== P ==
Design ALU, start of the top module:
module ALU (
    input  logic clk,
    input  logic rst_n,
    input  logic [5:0] alu_op,
    input  logic word,
    input  logic [15:0] a,
    input  logic [15:0] b,
    input  logic cf_in,
    input  logic [4:0] shift_cnt,
    output logic [15:0] result
);
    logic [15:0] a_in, b_in;
    parameter ADD = 6'b000000;
    parameter SUB = 6'b000001;
    parameter CMP = 6'b000010;
    parameter INC = 6'b000011;
    parameter DEC = 6'b000100;
    parameter NEG = 6'b000101;
    parameter AND = 6'b000110;
    parameter OR = 6'b000111;
    parameter XOR = 6'b001000;
    parameter NOT = 6'b001001;
    parameter TEST = 6'b001010;
    parameter SHL = 6'b001011;
    parameter SHR = 6'b001100;
    parameter SAR = 6'b001101;
    parameter ROL = 6'b001110;
    parameter ROR = 6'b001111;
    parameter RCL = 6'b010000;
    parameter RCR = 6'b010001;
    parameter MUL = 6'b010010;
    parameter IMUL = 6'b010011;
    parameter DIV = 6'b010100;
    parameter IDIV = 6'b010101;
    always @(posedge clk or negedge rst_n) begin
        if (!rst_n) begin
            a_in <= 0;
            b_in <= 0;
        end else begin
            case(alu_op)
                ADD: begin
                    result <= a + b;
                end
                SUB: begin
                    result <= a - b;
                end
                CMP: begin
                    result <= a - b;
                end
                INC: begin
                    result <= a + 1;
                end
                DEC: begin
                    result <= a - 1;
                end
                NEG: begin
                    result <= 0 - a;
                end
                AND: begin
                    result <= a & b;
                end
                OR: begin
                    result <= a | b;
                end
                XOR: begin
                    result <= a ^ b;
                end
                NOT: begin
                    result <= ~a;
                end
                TEST: begin
                    result <= a & b;
                end
                SHL: begin
                    result <= a << shift_cnt;
                end
                SHR: begin
                    result <= a >> shift_cnt;
                end
                SAR: begin
                    result <= a >>> shift_cnt;
                end
                ROL: begin
  ...
clock: 100.0 ns
lec_check: 0
cap_margin: 20
cell_pad_in_sites_detail_placement: 1
cell_pad_in_sites_global_placement: 3
core_margin: 2
core_utilization: 40
slew_margin: 20
run.sh (not shown) runs the stock make flow with config.mk's settings and CLKGATE_MAP_FILE=.
The inputs of Q differ from those of P as listed below.
Settings: CELL_PAD_IN_SITES_DETAIL_PLACEMENT removed (was 1); CELL_PAD_IN_SITES_GLOBAL_PLACEMENT removed (was 3); the clock period (ns, I/O delays scaled along) changed from 100.0 to 52.8.
==> comparison <==
- Minimum setup slack in the final design in Q is 37.07 ns below P.
- Comparing the two runs side by side, Q comes out ahead of P on post-DP HPWL.
- Diff P -> Q | non-clock buffer count in the final layout | decrease of 11
- On Q: relative area change from synthesis to final layout is 0.63 points lower than what P gave.
- Q has logic share of the area above what P had.
- Part of the total power dissipated in sequential elements: P vs Q, no meaningful difference
- Going from P to Q, the combinational power was found to have gone up by about 80%.
- Of the two values seen for slowest stage cell on the critical path, sky130_fd_sc_hd__nor4_2 was produced by P and sky130_fd_sc_hd__o22ai_1 by Q.
- Note that the total length of routed wires recorded for P amounts to 1.17 times the value seen in Q.
- Q vs. P: tally of filler cells in the layout shrank by 996, total design power grew by 84%.
Relative to Q, the following input files were edited for R:
Settings: CORE_UTILIZATION now 63, was 40; TNS_END_PERCENT now 5, previously not set; the clock period (ns, I/O delays scaled along) now 29.3, was 52.8.
### Flow results
R did not finish; the tool stopped in global routing (5_1_grt) with error GRT-0232. The die height of R is lower than that of Q. Level count of the clock H-tree across Q and R: no real change. Synthesized cell count of Q is on par with R. Comparing Q and R, the higher number of buffers inserted to repair setup after CTS was measured on R. R against Q: sum of net half-perimeters after detailed placement rose by 4600 um; count of buffers inserted at the top-level ports stayed essentially flat.

The RTL this note starts from:
==> flow/design.v <==
`timescale 1ns/1ns
module ALU (
    input  logic clk,
    input  logic rst_n,
    input  logic [5:0] alu_op,
    input  logic word,
    input  logic [15:0] a,
    input  logic [15:0] b,
    input  logic cf_in,
    input  logic [4:0] shift_cnt,
    output logic [15:0] result
);
    logic [15:0] a_in, b_in;
    parameter ADD = 6'b000000;
    parameter SUB = 6'b000001;
    parameter CMP = 6'b000010;
    parameter INC = 6'b000011;
    parameter DEC = 6'b000100;
    parameter NEG = 6'b000101;
    parameter AND = 6'b000110;
    parameter OR = 6'b000111;
    parameter XOR = 6'b001000;
    parameter NOT = 6'b001001;
    parameter TEST = 6'b001010;
    parameter SHL = 6'b001011;
    parameter SHR = 6'b001100;
    parameter SAR = 6'b001101;
    parameter ROL = 6'b001110;
    parameter ROR = 6'b001111;
    parameter RCL = 6'b010000;
    parameter RCR = 6'b010001;
    parameter MUL = 6'b010010;
    parameter IMUL = 6'b010011;
    parameter DIV = 6'b010100;
    parameter IDIV = 6'b010101;
    always @(posedge clk or negedge rst_n) begin
        if (!rst_n) begin
            a_in <= 0;
            b_in <= 0;
        end else begin
            case(alu_op)
                ADD: begin
                    result <= a + b;
                end
                SUB: begin
                    result <= a - b;
                end
                CMP: begin
                    result <= a - b;
                end
                INC: begin
                    result <= a + 1;
                end
                DEC: begin
                    result <= a - 1;
                end
                NEG: begin
                    result <= 0 - a;
                end
                AND: begin
                    result <= a & b;
                end
                OR: begin
                    result <= a | b;
                end
                XOR: begin
                    result <= a ^ b;
                end
                NOT: begin
                    result <= ~a;
                end
                TEST: begin
                    result <= a & b;
                end
                SHL: begin
                    result <= a << shift_cnt;
                end
                SHR: begin
                    result <= a >> shift_cnt;
                end
                SAR: begin
                    result <= a >>> shift_cnt;
                end
                ROL: begin
                    result <= {a[15:0], a[15:0]};
                end
                ROR: begin
                    result <= {a[0], a[15:1]};
                end
                RCL: begin
                    result <= {a[15:0], cf_in};
                end
                RCR: begin
                    result <= {cf_in, a[15:0]};
                end
                MUL: begin
                    result <= a * b;    
                end
                IMUL: begin
                    result <= a * b;    
                end
                DIV: begin
                    result <= (b == 16'd0) ? 16'hFFFF : a / b;
                end
                IDIV: begin
                    result <= (b == 16'd0) ? 16'hFFFF : a / b;
                end
            endcase
        end
    end
endmodule
export LEC_CHECK = 0
export ABC_AREA = 0
export CAP_MARGIN = 20
export CORE_ASPECT_RATIO = 0.92
export CORE_MARGIN = 2
export CORE_UTILIZATION = 72
export CTS_CLUSTER_DIAMETER = 219
export CTS_CLUSTER_SIZE = 83
export GPL_TIMING_DRIVEN = 1
export MAX_ROUTING_LAYER = met5
export SETUP_SLACK_MARGIN = 4.3
export SLEW_MARGIN = 20
create_clock -name core_clock -period 31.2 [get_ports {clk}]
The baseline failed in global routing (5_1_grt) on GRT-0116.
Next try:
Settings changed: ABC_AREA 0 to unset, CORE_ASPECT_RATIO 0.92 to 0.79, CORE_UTILIZATION 72 to 36, CTS_CLUSTER_DIAMETER 219 to unset, SETUP_SLACK_MARGIN 4.3 to unset.
Clock period 31.2 ns to 69.8 ns, I/O delays scaled along.
This time the run ran to the end with no violations.
Synthesized cell count stays the same.
Synthesized area does not change.
Die size grows by about 100%.
Next try:
Settings changed: ABC_AREA set to 1, GPL_ROUTABILITY_DRIVEN set to 0, HOLD_SLACK_MARGIN set to 0.28, MAX_ROUTING_LAYER met5 to met4, PLACE_DENSITY set to 0.69.
Non-clock buffer count drops by 21. Area after synthesis went up by 1.2%. Hold slack degrades by 0.0096 ns. Final area climbs by 0.30%. Critical path depth is higher by 65. Power fell by 16%. Core utilization fell by 0.11 points. First-iteration DRC count drops by 12%.
Power figures rest on the tool's default switching activity, not on a simulated workload.
